## P
==> flow/design.v (excerpt) <==
module system
  #(parameter WIDTH = 24)
   (input aclk,
    input aresetn,
    input [WIDTH-1:0] s_axis_tdata,
    input s_axis_tvalid,
    output s_axis_tready,
    input s_axis_tlast,
    input [3:0] s_axis_tuser,
    output [2*WIDTH-1:0] m_axis_tdata,
    output m_axis_tvalid,
    input m_axis_tready,
    output m_axis_tlast,
    output [3:0] m_axis_tuser);
For scale: ~610 cells after synthesis, ~88 I/O pins, ~6100 um2 of cells after synthesis.
clock: 2.2 ns
lec_check: 0
cap_margin: 20
core_margin: 2
core_utilization: 72
cts_cluster_size: 27
gpl_timing_driven: 1
max_routing_layer: met4
place_density: 0.66
setup_slack_margin: 0.89
slew_margin: 20
tns_end_percent: 75
run.sh (not shown) runs the stock make flow with config.mk's settings and CLKGATE_MAP_FILE=.
P did not run to completion, as it errored out during clock tree synthesis (4_1_cts).
## Diff of input files: Q against P
==> flow/config.mk <==
export PLATFORM = sky130hd
export DESIGN_NAME = system
export DESIGN_NICKNAME = system
export VERILOG_FILES = /design/flow/design.v
export SDC_FILE = /design/flow/constraint.sdc
export NUM_CORES = 4
export LEC_CHECK = 0
export CAP_MARGIN = 20
export CORE_MARGIN = 2
export CORE_UTILIZATION = 40
export SLEW_MARGIN = 20
==> flow/constraint.sdc <==
create_clock -name core_clock -period 2.78 [get_ports {aclk}]
set_input_delay 0.5560 -clock core_clock [delete_from_list [all_inputs] [get_ports {aclk}]]
set_output_delay 0.5560 -clock core_clock [all_outputs]
set_load 0.01 [all_outputs]
==> comparison <==
Q vs. P: number of placed cells counting well taps increased by about 9% relative to the old numbers, total die size +7000 um2, post-detailed-placement cell area shows a reduction of 5.1%, pre-CTS worst setup slack higher, share of async-settable or async-resettable flops after synthesis ~0 delta. As far as synthesized cell count goes, Q and P are indistinguishable; the numbers are identical. Count of port buffers added during placement: Q vs P identical. Compared with P, Q shows a HPWL after detailed placement that is about 6% lower. The remaining runs in Q and P completed every stage, whereas P halted early.
For R, these inputs were changed with respect to Q:
-- flow/config.mk --
<<< Q, line 8
export CAP_MARGIN = 20
export CORE_MARGIN = 2
export CORE_UTILIZATION = 40
export SLEW_MARGIN = 20
>>> R, line 8
export CAP_MARGIN = 20
export CORE_MARGIN = 2
export CORE_UTILIZATION = 66
export SLEW_MARGIN = 20
==> flow/constraint.sdc <==
create_clock -name core_clock -period 2.34 [get_ports {aclk}]
set_input_delay 0.4680 -clock core_clock [delete_from_list [all_inputs] [get_ports {aclk}]]
set_output_delay 0.4680 -clock core_clock [all_outputs]
set_load 0.01 [all_outputs]
Notes after the runs:
Compared with Q, R shows leakage power figure that has gone up slightly. From Q to R the numbers moved as follows: period utilization increased by 0.91 points relative to the old numbers, half-perimeter wire length after detailed placement now sits lower. R vs Q, clock-pin transition on the worst setup and hold timing paths went up by 0.03 ns.
For S, these inputs were changed with respect to R:
-- flow/config.mk --
<<< R, line 6
export NUM_CORES = 4
export LEC_CHECK = 0
export CAP_MARGIN = 20
export CORE_MARGIN = 2
export CORE_UTILIZATION = 66
export SLEW_MARGIN = 20
>>> S, line 6
export NUM_CORES = 4
export LEC_CHECK = 0
export CAP_MARGIN = 0
export CORE_MARGIN = 2
export CORE_UTILIZATION = 66
export HOLD_SLACK_MARGIN = -0.09
export SLEW_MARGIN = 20
==> flow/constraint.sdc <==
create_clock -name core_clock -period 1.6 [get_ports {aclk}]
set_input_delay 0.3200 -clock core_clock [delete_from_list [all_inputs] [get_ports {aclk}]]
set_output_delay 0.3200 -clock core_clock [all_outputs]
set_load 0.01 [all_outputs]
Notes after the runs:
- S got as far as clock tree synthesis (4_1_cts), where a tool error ended the run.
- Both conditions hold for R: the flow ran to the end and the final layout passed the timing, DRC and antenna checks.
- From R to S, XOR/XNOR share of the synthesized area did not move at all.
- S -> R: netlist area before placement delta 0, exact match
- As far as Yosys chip area goes, R and S are indistinguishable; the numbers are identical.
- The area inside the core boundary on R is in line with that on S.
- From R to S, total die area did not move at all.
- S ended with more number of placed instances, taps included than R.
- Compared with R, S shows instance area at placement that has gone up by more than 10%.
- Diff R -> S | final weighted congestion in routability-driven placement | up by a little under 10%
- Summary — placed wire-length estimate, S relative to R: higher, by about 32%.
- Looking at worst setup slack after placement across S and R, the one that comes out higher is R.
Power and IR drop assume default switching activity.
